==> inputs of trial 84 <==
## CPU
module CPU(
    input logic clk,
    input logic rst,
    output logic [31:0] im_addr,
    input  logic [31:0] im_rdata,     
    output logic [31:0] dm_addr,
    output logic [31:0] dm_wdata,    
    output logic [3:0]  dm_web,       
    input  logic [31:0] dm_rdata      
);
logic [31:0] IF_PC;
logic [31:0] IF_pc4;
logic [31:0] IF_PC_next;
logic [31:0] IF_instr;
logic [31:0] ID_PC;
logic [31:0] ID_pc4;
logic [31:0] ID_instr;
logic IF_ID_stall;
logic IF_ID_flush;
logic [6:0] ID_opcode;
logic [4:0] ID_rd;
logic [2:0] ID_funct3;
logic [4:0] ID_rs1;
logic [4:0] ID_rs2;
logic [6:0] ID_funct7;
logic [31:0] ID_rs1_data;
logic [31:0] ID_rs2_data;
logic [31:0] ID_imm;
logic [1:0] ID_ALUOp;
logic [1:0] ID_ALUSrcA;
logic ID_ALUSrcB;
logic ID_Branch;
logic ID_Jal;
logic ID_Jalr;
logic ID_MemWrite;
logic ID_MemRead;
logic ID_RegWrite;
logic [1:0] ID_ResultSrc;
logic [3:0] ID_ALUControl;
logic [31:0] ID_pc_imm;
logic [31:0] ID_jalr_target;
logic ID_eq;
logic ID_lt;
logic ID_ltu;
logic ID_take_branch;
logic [1:0] ID_PCSel;
logic [1:0] ID_ForwardA;
logic [1:0] ID_ForwardB;
logic [31:0] ID_forward_rs1;
logic [31:0] ID_forward_rs2;
logic ID_Branch_Stall;
logic ID_EX_flush;
logic [31:0] EX_PC;
logic [31:0] EX_pc4;
logic [31:0] EX_rs1_data;
logic [31:0] EX_rs2_data;
logic [31:0] EX_imm;
logic [4:0] EX_rs1;
logic [4:0] EX_rs2;
logic [4:0] EX_rd;
logic [2:0] EX_funct3;
logic [3:0] EX_ALUControl;
logic [1:0] EX_ALUSrcA;
logic EX_ALUSrcB;
logic EX_MemWrite;
logic EX_MemRead;
logic EX_RegWrite;
logic [1:0] EX_ResultSrc;
logic [31:0] EX_alu_in1;
logic [31:0] EX_alu_in2;
logic [31:0] EX_alu_result;
logic [1:0] ForwardA;
logic [1:0] ForwardB;
logic [31:0] EX_forward_rs1;
logic [31:0] EX_forward_rs2;
logic [31:0] MEM_pc4;
logic [31:0] MEM_alu_result;
logic [31:0] MEM_rs2_data;
logic [4:0] MEM_rd;
logic [2:0] MEM_funct3;
logic MEM_MemWrite;
logic MEM_MemRead;
  ...
export LEC_CHECK = 0
export ABC_AREA = 1
export CAP_MARGIN = 20
export CORE_MARGIN = 2
export CORE_UTILIZATION = 72
export CTS_CLUSTER_DIAMETER = 97
export CTS_CLUSTER_SIZE = 60
export PLACE_DENSITY_LB_ADDON = 0.04
export SETUP_SLACK_MARGIN = 1.06
export SLEW_MARGIN = 20
create_clock -name core_clock -period 4.21 [get_ports {clk}]
run.sh (not shown) runs the stock make flow with config.mk's settings and CLKGATE_MAP_FILE=.
==> trial 50: changes against trial 84 <==
- ABC_AREA: 1 -> unset
- CORE_UTILIZATION: 72 -> 40
- CTS_CLUSTER_DIAMETER: 97 -> unset
- CTS_CLUSTER_SIZE: 60 -> unset
- PLACE_DENSITY: unset -> 0.6
- PLACE_DENSITY_LB_ADDON: 0.04 -> unset
- SETUP_SLACK_MARGIN: 1.06 -> unset
==> flow/constraint.sdc (replaced) <==
create_clock -name core_clock -period 7.98 [get_ports {clk}]
set_input_delay 1.5960 -clock core_clock [delete_from_list [all_inputs] [get_ports {clk}]]
set_output_delay 1.5960 -clock core_clock [all_outputs]
set_load 0.01 [all_outputs]
==> comparison <==
Trial 84 did not get past global routing (ODB-0269). Trial 50 finished clean. Die area: trial 84 is smaller than trial 50 (41%). Between trial 84 and trial 50, the lower synthesized cell count is in trial 50 (gap about 65%, measured against trial 50). Between trial 84 and trial 50, the lower area after synthesis is in trial 50 (gap about 5%, measured against trial 50).
==> figures <==
item	trial 84	trial 50
Run status	aborted with a tool error	finished clean
Stage where the flow stopped	global routing	-
Fraction of post-synthesis cell area in the top cell type by area	35.11%	36.91%
Sequential element share of the synthesized area	50.12%	52.68%
Core utilization at floorplan	72.80%	40.24%
Post-CTS repair timing setup buffer count	59	0
Post-cts resize count	279	0
Weighted congestion reported at the end of routability-driven placement	1.173	1.021
Die H	352.8 um	460.4 um
Overall die width	352.8 um	460.4 um
Total Die Area	124400 um2	212000 um2
Placement-stage worst setup slack	-1.131 ns	0.5507 ns
AND-OR/OR-AND Cells, Area Fraction	19.57%	11.08%
Cell with the most instances after synthesis	sky130_fd_sc_hd__nand2_1	sky130_fd_sc_hd__edfxtp_1
Post-synthesis share of cell area spent on full adders, half adders and majority gates	2.849%	2.995%
Mean cell area of the mapped netlist	8.392 um2	13.18 um2

==> pepper <==
CPU again, from the RTL that the note above started with.
clock: 5.69 ns
lec_check: 0
abc_area: 0
cap_margin: 20
core_margin: 2
core_utilization: 72
cts_cluster_diameter: 357
cts_cluster_size: 100
place_density: 0.6
slew_margin: 20
tns_end_percent: 10
==> inputs of sierra, as changes to pepper <==
==> flow/config.mk (replaced) <==
export PLATFORM = sky130hd
export DESIGN_NAME = CPU
export DESIGN_NICKNAME = CPU
export VERILOG_FILES = /design/flow/design.v
export SDC_FILE = /design/flow/constraint.sdc
export NUM_CORES = 4
export LEC_CHECK = 0
export CAP_MARGIN = 20
export CELL_PAD_IN_SITES_DETAIL_PLACEMENT = 1
export CORE_MARGIN = 2
export CORE_UTILIZATION = 40
export CTS_CLUSTER_DIAMETER = 323
export PLACE_DENSITY_LB_ADDON = 0.13
export SLEW_MARGIN = 20
==> flow/constraint.sdc (replaced) <==
create_clock -name core_clock -period 4.71 [get_ports {clk}]
set_input_delay 0.9420 -clock core_clock [delete_from_list [all_inputs] [get_ports {clk}]]
set_output_delay 0.9420 -clock core_clock [all_outputs]
set_load 0.01 [all_outputs]
==> summary of the runs <==
pepper stopped in global routing (5_1_grt). sierra finished with negative setup slack left.
Die area: pepper is smaller than sierra (about 44%).
Synthesized cell count is the same in pepper and sierra.
In area after synthesis, pepper and sierra do not differ.

==> inputs of 08-27 <==
CPU again, from the RTL that the note above started with.
==> flow/design.v (excerpt) <==
module CPU(
    input logic clk,
    input logic rst,
    output logic [31:0] im_addr,
    input  logic [31:0] im_rdata,     
    output logic [31:0] dm_addr,
    output logic [31:0] dm_wdata,    
    output logic [3:0]  dm_web,       
    input  logic [31:0] dm_rdata      
);
Settings: LEC_CHECK=0, ABC_AREA=0, CAP_MARGIN=20, CELL_PAD_IN_SITES_GLOBAL_PLACEMENT=0, CORE_MARGIN=7, CORE_UTILIZATION=39, GPL_ROUTABILITY_DRIVEN=0, GPL_TIMING_DRIVEN=0, HOLD_SLACK_MARGIN=0.28, MAX_ROUTING_LAYER=met5, PLACE_DENSITY_LB_ADDON=0.0, SETUP_SLACK_MARGIN=2.2, SLEW_MARGIN=20; clock period 10.2 ns.
==> inputs of 02-13, as changes to 08-27 <==
==> flow/config.mk (replaced) <==
export PLATFORM = sky130hd
export DESIGN_NAME = CPU
export DESIGN_NICKNAME = CPU
export VERILOG_FILES = /design/flow/design.v
export SDC_FILE = /design/flow/constraint.sdc
export NUM_CORES = 4
export LEC_CHECK = 0
export CAP_MARGIN = 20
export CORE_MARGIN = 2
export CORE_UTILIZATION = 58
export SLEW_MARGIN = 20
==> flow/constraint.sdc (replaced) <==
create_clock -name core_clock -period 4.43 [get_ports {clk}]
set_input_delay 0.8860 -clock core_clock [delete_from_list [all_inputs] [get_ports {clk}]]
set_output_delay 0.8860 -clock core_clock [all_outputs]
set_load 0.01 [all_outputs]
==> inputs of 06-21, as changes to 08-27 <==
==> flow/config.mk (replaced) <==
export PLATFORM = sky130hd
export DESIGN_NAME = CPU
export DESIGN_NICKNAME = CPU
export VERILOG_FILES = /design/flow/design.v
export SDC_FILE = /design/flow/constraint.sdc
export NUM_CORES = 4
export LEC_CHECK = 0
export CAP_MARGIN = 5
export CORE_MARGIN = 2
export CORE_UTILIZATION = 66
export CTS_CLUSTER_SIZE = 59
export SETUP_SLACK_MARGIN = -0.41
export SLEW_MARGIN = 20
==> flow/constraint.sdc (replaced) <==
create_clock -name core_clock -period 5.75 [get_ports {clk}]
set_input_delay 1.1500 -clock core_clock [delete_from_list [all_inputs] [get_ports {clk}]]
set_output_delay 1.1500 -clock core_clock [all_outputs]
set_load 0.01 [all_outputs]
==> results <==
06-21 ended with an error in global routing, error GRT-0116. 08-27 produced a clean layout. 02-13 finished but fails on setup timing.
Sequential power: 02-13 is larger than 08-27 (about 130%).
Of 08-27 and 02-13, 02-13 has the higher non-clock buffer count (gap 1000).
Flip-flop count is the same in 02-13 and 08-27.
Sequential share of layout area: 08-27 is higher than 02-13 (3.8 points).
Of 02-13 and 08-27, 02-13 has the higher clock skew (gap 0.0079 ns).
Between 08-27 and 02-13, the lower via count is in 08-27 (gap about 9%, measured against 02-13).
Of 02-13 and 08-27, 02-13 has the higher utilization (gap 29 points).
Between 08-27 and 02-13, the lower combinational power is in 08-27 (gap about 60%, measured against 02-13).
Final cell count: 02-13 is larger than 08-27 (0.46%).
==> figures <==
metric                                                                                    08-27                   06-21                        02-13
Run status                                                              complete, no violations  stopped before the end     finished with violations
Last stage reached                                                                            -          global routing                            -
Violated checks                                                                               -                       -                 setup timing
Non-clock inverter instance count of the final layout                                       139                       -                          139
Pwr per Cell Area                                                                   212 nW/um^2                       -                  457 nW/um^2
Worst setup skew after layout                                                         0.0570 ns                       -                    0.0648 ns
Power share of the sequential group                                                       0.399                       -                        0.387
Count of buffering cells on the critical path with inverters included                         8                       -                           11
Clock power share                                                                         0.307                       -                        0.284
Count of plain and timing-repair buffers                                                    799                       -                         1799
First-iteration detailed-routing DRC count                                                 9345                       -                        10.5k
Initial core utilization                                                                  0.392                   0.664                        0.582
Antenna fix cells                                                                            21                       -                           10
Core region area                                                                   212000 sq um            125000 sq um                 143000 sq um
Horizontal die dimension                                                                 476 um                  359 um                       383 um
Destination of the critical timing path                                  u_ID_EX_Reg.EX_imm[31]                       -  u_ID_EX_Reg.EX_rs1_data[15]
Iteration count of the initial detailed-routing pass                                          9                       -                            9
Die boundary height                                                                      476 um                  359 um                       383 um
Hold depth                                                                                    0                       -                            0
Type of the worst setup path                                                       flop to flop                       -                 flop to flop
Endpoint, Worst Hold                                                   u_EX_MEM_Reg.MEM_pc4[29]                       -     u_EX_MEM_Reg.MEM_pc4[19]
DR vias/cell                                                                               6.47                       -                         7.06
Power is estimated from default activity; no workload was simulated.
